// axis_gain_wrapper
module axis_gain_wrapper #(
    parameter integer C_S_AXI_DATA_WIDTH = 32,
    parameter integer C_S_AXI_ADDR_WIDTH = 4,
    parameter integer AUDIO_WIDTH        = 16,
    parameter integer GAIN_FBITS         = 12
)(
    input  wire aclk,
    input  wire aresetn,
    input  wire [31:0] s_axis_tdata,
    input  wire        s_axis_tlast,
    input  wire        s_axis_tvalid,
    output wire        s_axis_tready,
    output wire [31:0] m_axis_tdata,
    output wire        m_axis_tlast,
    output wire        m_axis_tvalid,
    input  wire        m_axis_tready,
    input  wire [C_S_AXI_ADDR_WIDTH-1:0] s_axi_awaddr,
    input  wire                          s_axi_awvalid,
    output reg                           s_axi_awready,
    input  wire [C_S_AXI_DATA_WIDTH-1:0] s_axi_wdata,
    input  wire [3:0]                    s_axi_wstrb,
    input  wire                          s_axi_wvalid,
    output reg                           s_axi_wready,
    output reg  [1:0]                    s_axi_bresp,
    output reg                           s_axi_bvalid,
    input  wire                          s_axi_bready,
    input  wire [C_S_AXI_ADDR_WIDTH-1:0] s_axi_araddr,
    input  wire                          s_axi_arvalid,
    output reg                           s_axi_arready,
    output reg  [C_S_AXI_DATA_WIDTH-1:0] s_axi_rdata,
    output reg  [1:0]                    s_axi_rresp,
    output reg                           s_axi_rvalid,
    input  wire                          s_axi_rready
);
Size in the first run: about 3000 cells after synthesis, about 160 I/O pins, about 0.026 sq mm of cells after synthesis.
Settings: LEC_CHECK=0, CAP_MARGIN=20, CORE_ASPECT_RATIO=0.83, CORE_MARGIN=2, CORE_UTILIZATION=72, CTS_CLUSTER_DIAMETER=215, CTS_CLUSTER_SIZE=32, PLACE_DENSITY=0.64, SLEW_MARGIN=20; clock period 6.41 ns.
run.sh (not shown) runs the stock make flow with config.mk's settings and CLKGATE_MAP_FILE=.
The starting point ran to the end with violations: setup timing.
Change:
--- a/flow/config.mk
+++ b/flow/config.mk
@@ -9 +8,0 @@
-export CORE_ASPECT_RATIO = 0.83
@@ -12,3 +11,2 @@
-export CTS_CLUSTER_DIAMETER = 215
-export CTS_CLUSTER_SIZE = 32
-export PLACE_DENSITY = 0.64
+export CTS_CLUSTER_DIAMETER = 79
+export PLACE_DENSITY = 0.39
@@ -15,0 +14 @@
+export TNS_END_PERCENT = 10
==> flow/constraint.sdc (replaced) <==
create_clock -name core_clock -period 8.85 [get_ports {aclk}]
set_input_delay 1.7700 -clock core_clock [delete_from_list [all_inputs] [get_ports {aclk}]]
set_output_delay 1.7700 -clock core_clock [all_outputs]
set_load 0.01 [all_outputs]
This time the run completed without violations.
Setup slack gets better by 1.8 ns.
Wire length is lower by 41%.
Final area is lower by 13%.
Total power is lower by 43%.
Synthesized area does not change.
First-iteration DRC count is lower by 73%.
Clock power is lower by 32%.
Count of clock-buffer cells in the layout is lower by 1.
Core utilization is lower by 12 points.
Final cell count is lower by 9.2%.
Change:
--- a/flow/config.mk
+++ b/flow/config.mk
@@ -8 +8 @@
-export CAP_MARGIN = 20
+export CAP_MARGIN = 0
@@ -11 +11,2 @@
-export CTS_CLUSTER_DIAMETER = 79
+export CTS_CLUSTER_DIAMETER = 230
+export CTS_CLUSTER_SIZE = 99
@@ -12,0 +14 @@
+export SETUP_SLACK_MARGIN = -0.62
==> flow/constraint.sdc (replaced) <==
create_clock -name core_clock -period 6.31 [get_ports {aclk}]
set_input_delay 1.2620 -clock core_clock [delete_from_list [all_inputs] [get_ports {aclk}]]
set_output_delay 1.2620 -clock core_clock [all_outputs]
set_load 0.01 [all_outputs]
Now the flow finished but fails on setup timing.
Total power grows by 62%.
Sequential share of layout area shrinks by 1.0 points.
Global-route usage grows by 7.3 points.
Design area grows by 9.6%.
Synthesized area stays the same.
Clock power grows by 40%.
Synthesized cell count is unchanged.
Clock-buffer cell count does not change.
Worst setup slack degrades by 1.4 ns.
Routed wire length grows by 29%.
Change:
--- a/flow/config.mk
+++ b/flow/config.mk
@@ -8 +8,2 @@
-export CAP_MARGIN = 0
+export CAP_MARGIN = 20
+export CORE_ASPECT_RATIO = 1.34
@@ -11 +12 @@
-export CTS_CLUSTER_DIAMETER = 230
+export CTS_CLUSTER_DIAMETER = 394
@@ -14 +15 @@
-export SETUP_SLACK_MARGIN = -0.62
+export SETUP_SLACK_MARGIN = -0.46
==> flow/constraint.sdc (replaced) <==
create_clock -name core_clock -period 4.71 [get_ports {aclk}]
set_input_delay 0.9420 -clock core_clock [delete_from_list [all_inputs] [get_ports {aclk}]]
set_output_delay 0.9420 -clock core_clock [all_outputs]
set_load 0.01 [all_outputs]
- The new run reached the layout checks and failed them: setup timing
- sequential power went up by 34%
- cell area went up by 0.47%
- register-to-register slack loses 1.4 ns
- final cell count went up by 0.65%
- die size stays flat
- routed wire length went up by 1.7%
- worst hold slack gains 0.0052 ns
- setup slack loses 1.2 ns
- global-route usage went up by 1.8 points
Change:
==> flow/config.mk (replaced) <==
export PLATFORM = sky130hd
export DESIGN_NAME = axis_gain_wrapper
export DESIGN_NICKNAME = axis_gain_wrapper
export VERILOG_FILES = /design/flow/design.v
export SDC_FILE = /design/flow/constraint.sdc
export NUM_CORES = 4
export LEC_CHECK = 0
export CAP_MARGIN = 20
export CORE_MARGIN = 2
export CORE_UTILIZATION = 64
export PLACE_DENSITY = 0.35
export SLEW_MARGIN = 20
==> flow/constraint.sdc (replaced) <==
create_clock -name core_clock -period 12.1 [get_ports {aclk}]
set_input_delay 2.4200 -clock core_clock [delete_from_list [all_inputs] [get_ports {aclk}]]
set_output_delay 2.4200 -clock core_clock [all_outputs]
set_load 0.01 [all_outputs]
After rerunning:
- The changed run ran to the end with no violations
- synthesized cell count stays the same
- non-clock buffer count drops by 354
- via count drops by about 16%
- worst setup slack improves by 4.5 ns
- utilization drops by 19 points
- die size climbs by 12%
- global-route usage drops by 14 points


Starting RTL as in the previous note.
// axis_gain_wrapper
module axis_gain_wrapper #(
    parameter integer C_S_AXI_DATA_WIDTH = 32,
    parameter integer C_S_AXI_ADDR_WIDTH = 4,
    parameter integer AUDIO_WIDTH        = 16,
    parameter integer GAIN_FBITS         = 12
)(
    input  wire aclk,
    input  wire aresetn,
    input  wire [31:0] s_axis_tdata,
    input  wire        s_axis_tlast,
    input  wire        s_axis_tvalid,
    output wire        s_axis_tready,
    output wire [31:0] m_axis_tdata,
    output wire        m_axis_tlast,
    output wire        m_axis_tvalid,
    input  wire        m_axis_tready,
    input  wire [C_S_AXI_ADDR_WIDTH-1:0] s_axi_awaddr,
    input  wire                          s_axi_awvalid,
    output reg                           s_axi_awready,
    input  wire [C_S_AXI_DATA_WIDTH-1:0] s_axi_wdata,
    input  wire [3:0]                    s_axi_wstrb,
    input  wire                          s_axi_wvalid,
    output reg                           s_axi_wready,
    output reg  [1:0]                    s_axi_bresp,
    output reg                           s_axi_bvalid,
    input  wire                          s_axi_bready,
    input  wire [C_S_AXI_ADDR_WIDTH-1:0] s_axi_araddr,
    input  wire                          s_axi_arvalid,
    output reg                           s_axi_arready,
    output reg  [C_S_AXI_DATA_WIDTH-1:0] s_axi_rdata,
    output reg  [1:0]                    s_axi_rresp,
    output reg                           s_axi_rvalid,
  ...
make LEC_CHECK=0 CAP_MARGIN=20 CORE_ASPECT_RATIO=0.59 CORE_MARGIN=2 CORE_UTILIZATION=40 GPL_TIMING_DRIVEN=0 HOLD_SLACK_MARGIN=0.1 SLEW_MARGIN=20 TNS_END_PERCENT=20 finish   # period 8.0 ns
The starting point ran to the end with no violations.
Edit:
Settings changed: CORE_ASPECT_RATIO 0.59 to 0.69, CORE_UTILIZATION 40 to 29, GPL_TIMING_DRIVEN 0 to 1, HOLD_SLACK_MARGIN 0.1 to -0.1, MIN_ROUTING_LAYER set to met2, PLACE_DENSITY set to 0.56, TNS_END_PERCENT 20 to 5.
Power is higher by 8.8%.
Wire length drops by 1.4%.
Via count increases by 37%.
Core utilization falls by 11 points.
Count of clock-buffer cells in the layout decreases by 3.
Synthesized area does not change.
Global-route usage went up by 1.2 points.
Cell area came out higher by 7.8%.
Register-to-register slack improves by 0.47 ns.
Non-clock buffer count went up by 117.
Final cell count grows by 11%.


## red
The RTL this note starts from:
==> flow/design.v <==
`timescale 1ns / 1ps
module gain_core #(
    parameter integer DWIDTH = 16,  
    parameter integer GWIDTH = 16,  
    parameter integer FBITS  = 12   
)(
    input  wire                     clk,
    input  wire                     rst_n,      
    input  wire                     ce,         
    input  wire                     en,         
    input  wire signed [DWIDTH-1:0] data_i,     
    input  wire signed [GWIDTH-1:0] data_gain,  
    output reg  signed [DWIDTH-1:0] data_o      
);
    wire signed [DWIDTH+GWIDTH-1:0] mult_raw;
    wire signed [DWIDTH+GWIDTH-1:0] mult_rounded;
    wire signed [DWIDTH+GWIDTH-1-FBITS:0] mult_scaled;
    localparam signed [DWIDTH-1:0] MAX_VAL = {1'b0, {(DWIDTH-1){1'b1}}};  
    localparam signed [DWIDTH-1:0] MIN_VAL = {1'b1, {(DWIDTH-1){1'b0}}};  
    assign mult_raw = data_i * data_gain;
    assign mult_rounded = mult_raw + (1 << (FBITS-1));
    assign mult_scaled = mult_rounded >>> FBITS;
    always @(posedge clk) begin
        if (!rst_n) begin
            data_o <= 0;
        end else if (ce) begin
            if (!en) begin
                data_o <= data_i;
            end else begin
                if (mult_scaled > MAX_VAL) begin
                    data_o <= MAX_VAL;
                end else if (mult_scaled < MIN_VAL) begin
                    data_o <= MIN_VAL;
                end else begin
                    data_o <= mult_scaled[DWIDTH-1:0];
                end
            end
        end
    end
endmodule
`timescale 1ns / 1ps
module axis_gain_wrapper #(
    parameter integer C_S_AXI_DATA_WIDTH = 32,
    parameter integer C_S_AXI_ADDR_WIDTH = 4,
    parameter integer AUDIO_WIDTH        = 16,
    parameter integer GAIN_FBITS         = 12
)(
    input  wire aclk,
    input  wire aresetn,
    input  wire [31:0] s_axis_tdata,
    input  wire        s_axis_tlast,
    input  wire        s_axis_tvalid,
    output wire        s_axis_tready,
    output wire [31:0] m_axis_tdata,
    output wire        m_axis_tlast,
    output wire        m_axis_tvalid,
    input  wire        m_axis_tready,
    input  wire [C_S_AXI_ADDR_WIDTH-1:0] s_axi_awaddr,
    input  wire                          s_axi_awvalid,
    output reg                           s_axi_awready,
    input  wire [C_S_AXI_DATA_WIDTH-1:0] s_axi_wdata,
    input  wire [3:0]                    s_axi_wstrb,
    input  wire                          s_axi_wvalid,
    output reg                           s_axi_wready,
    output reg  [1:0]                    s_axi_bresp,
    output reg                           s_axi_bvalid,
    input  wire                          s_axi_bready,
    input  wire [C_S_AXI_ADDR_WIDTH-1:0] s_axi_araddr,
    input  wire                          s_axi_arvalid,
    output reg                           s_axi_arready,
    output reg  [C_S_AXI_DATA_WIDTH-1:0] s_axi_rdata,
    output reg  [1:0]                    s_axi_rresp,
    output reg                           s_axi_rvalid,
    input  wire                          s_axi_rready
);
    reg [31:0] reg_control;
    reg [31:0] reg_gain_l;
    reg [31:0] reg_gain_r;
    wire [1:0] addr_w = s_axi_awaddr[3:2];
    wire [1:0] addr_r = s_axi_araddr[3:2];
    always @(posedge aclk) begin
        if (!aresetn) begin
            s_axi_awready <= 1'b0;
            s_axi_wready  <= 1'b0;
            s_axi_bvalid  <= 1'b0;
            s_axi_bresp   <= 2'b00;
            reg_control <= 32'b0;
            reg_gain_l  <= 32'h0000_1000;  
            reg_gain_r  <= 32'h0000_1000;
        end else begin
            if (!s_axi_awready && s_axi_awvalid && s_axi_wvalid) begin
                s_axi_awready <= 1'b1;
                s_axi_wready  <= 1'b1;
                case (addr_w)
                    2'h0: reg_control <= s_axi_wdata;
                    2'h1: reg_gain_l  <= s_axi_wdata;
                    2'h2: reg_gain_r  <= s_axi_wdata;
                    default: ;
                endcase
            end else begin
                s_axi_awready <= 1'b0;
                s_axi_wready  <= 1'b0;
            end
            if (s_axi_awready && !s_axi_bvalid) begin
                s_axi_bvalid <= 1'b1;
                s_axi_bresp  <= 2'b00;
            end else if (s_axi_bready) begin
                s_axi_bvalid <= 1'b0;
            end
        end
    end
    always @(posedge aclk) begin
        if (!aresetn) begin
            s_axi_arready <= 1'b0;
            s_axi_rvalid  <= 1'b0;
            s_axi_rdata   <= 32'b0;
            s_axi_rresp   <= 2'b00;
        end else begin
            if (!s_axi_arready && s_axi_arvalid) begin
                s_axi_arready <= 1'b1;
                s_axi_rvalid  <= 1'b1;
                case (addr_r)
                    2'h0: s_axi_rdata <= reg_control;
                    2'h1: s_axi_rdata <= reg_gain_l;
                    2'h2: s_axi_rdata <= reg_gain_r;
                    default: s_axi_rdata <= 32'b0;
                endcase
            end else begin
                s_axi_arready <= 1'b0;
                if (s_axi_rvalid && s_axi_rready)
                    s_axi_rvalid <= 1'b0;
            end
        end
    end
    reg valid_d;
    reg last_d;
    wire stream_ready = m_axis_tready || !valid_d;
    assign s_axis_tready = stream_ready;
    assign m_axis_tvalid = valid_d;
    assign m_axis_tlast  = last_d;
    wire core_ce     = stream_ready;
    wire gain_enable = reg_control[0];
    gain_core #(
        .DWIDTH(AUDIO_WIDTH),
        .GWIDTH(16),
        .FBITS (GAIN_FBITS)
    ) u_gain_l (
        .clk       (aclk),
        .rst_n     (aresetn),
        .ce        (core_ce),
        .en        (gain_enable),
        .data_i    (s_axis_tdata[15:0]),
        .data_gain (reg_gain_l[15:0]),
        .data_o    (m_axis_tdata[15:0])
    );
    gain_core #(
        .DWIDTH(AUDIO_WIDTH),
        .GWIDTH(16),
        .FBITS (GAIN_FBITS)
    ) u_gain_r (
        .clk       (aclk),
        .rst_n     (aresetn),
        .ce        (core_ce),
        .en        (gain_enable),
        .data_i    (s_axis_tdata[31:16]),
        .data_gain (reg_gain_r[15:0]),
        .data_o    (m_axis_tdata[31:16])
    );
    always @(posedge aclk) begin
        if (!aresetn) begin
            valid_d <= 1'b0;
            last_d  <= 1'b0;
        end else if (stream_ready) begin
            valid_d <= s_axis_tvalid;
            last_d  <= s_axis_tlast;
        end
    end
endmodule
export LEC_CHECK = 0
export CAP_MARGIN = 20
export CORE_MARGIN = 2
export CORE_UTILIZATION = 66
export CTS_CLUSTER_SIZE = 51
export SLEW_MARGIN = 20
create_clock -name core_clock -period 6.77 [get_ports {aclk}]
To summarise red: no stage aborted, but the layout did not pass its checks, failing on negative setup slack.
### red -> blue
- removing CTS_CLUSTER_SIZE (formerly 51)
- changing CORE_UTILIZATION from 66 to 40
- changing the clock period (ns, I/O delays scaled along) from 6.77 to 8.0
Findings:
blue: done, clean on timing, DRC and antenna
red -> blue: clock-cell share of area flat
Comparing blue and red, non-clock buffer count is higher on red.
Changes observed in blue relative to red: proportion of power drawn by the clock network higher; global-route usage lost 17 points; cell count went up 183.
After detailed routing, red needs more wire than blue.
Utilization red -> blue: down
In the tables for blue and red, least setup slack across all paths after layout reads lower with red.
Reported for blue and red, count of cells along the worst register-to-register path turned out identical to the last digit.
Summary: power after layout, blue better than red
Input changes introduced in green (baseline for comparison: blue):
- putting CORE_ASPECT_RATIO at 0.59 where nothing was set
- putting GPL_TIMING_DRIVEN at 0 where nothing was set
- putting SETUP_SLACK_MARGIN at 1.36 where nothing was set
- putting CTS_CLUSTER_SIZE at 57 where nothing was set
- swapping 40 for 21 in CORE_UTILIZATION
- putting CTS_CLUSTER_DIAMETER at 149 where nothing was set
- putting GPL_ROUTABILITY_DRIVEN at 1 where nothing was set
- putting CELL_PAD_IN_SITES_GLOBAL_PLACEMENT at 1 where nothing was set
- putting TNS_END_PERCENT at 20 where nothing was set
- putting HOLD_SLACK_MARGIN at 0.1 where nothing was set
### Flow results
Routed wire length (green vs. blue) increases by more than a quarter. [compare] base=blue new=green: number of inserted diodes rose 6; worst hold slack about even. From blue to green the numbers moved as follows: first-pass GRT wire length now larger, floorplan utilization now smaller, relative contribution of combinational cells to total power now larger. green: PASS, flow complete, no timing, DRC or antenna violations. Diff blue and green: area growth from synthesis to layout higher in green. green: number of port buffers is 2.7% lower than what blue reported.
Relative to green, the following input files were edited for orange:
- swapping 21 for 38 in CORE_UTILIZATION
- clearing SETUP_SLACK_MARGIN, which used to be 1.36
- swapping 1 for 0 in GPL_ROUTABILITY_DRIVEN
### Flow results
green has a higher number of instances resized during post-cts repair than orange. green → orange: final area fell by 2100 um^2, post-route core utilization rose by 18 points. Post-layout instance count excluding filler cells | orange below green. Per the comparison of orange with green, fmax fell by about 3.5%; time the final worst path needs with I/O delays and setup went up; clock power now larger; routed wire length went down by 7.7%. The minimum setup slack in the final design of orange falls short of that of green by 0.27 ns.
Input changes introduced in purple (baseline for comparison: orange):
- removing CTS_CLUSTER_SIZE (formerly 57)
- changing CORE_ASPECT_RATIO from 0.59 to 0.69
- changing HOLD_SLACK_MARGIN from 0.1 to -0.1
- setting PLACE_DENSITY to 0.56 for the first time
- removing CELL_PAD_IN_SITES_GLOBAL_PLACEMENT (formerly 1)
- changing TNS_END_PERCENT from 20 to 25
- changing GPL_TIMING_DRIVEN from 0 to 1
- removing CTS_CLUSTER_DIAMETER (formerly 149)
- removing GPL_ROUTABILITY_DRIVEN (formerly 0)
- changing CORE_UTILIZATION from 38 to 29
==> results <==
- Proportion of final cell area spent on non-clock buffers for purple: 3.7 points up relative to orange
- ~same portion of the layout cell area used by clock cells in orange and purple
- Compare orange and purple | total detailed-routing wirelength higher: orange
- The run showing the smaller slew of the pin with the lowest slew margin is purple.
- purple ends up with a wire length of the first global-routing pass that is about 11% lower than in orange.
- purple vs. orange: largest net degree at the start of global routing +75; area growth from synthesis to layout increased 6.7 points; highest achievable clock rate decreased 0.00072 GHz.
Power figures rest on the tool's default switching activity, not on a simulated workload.
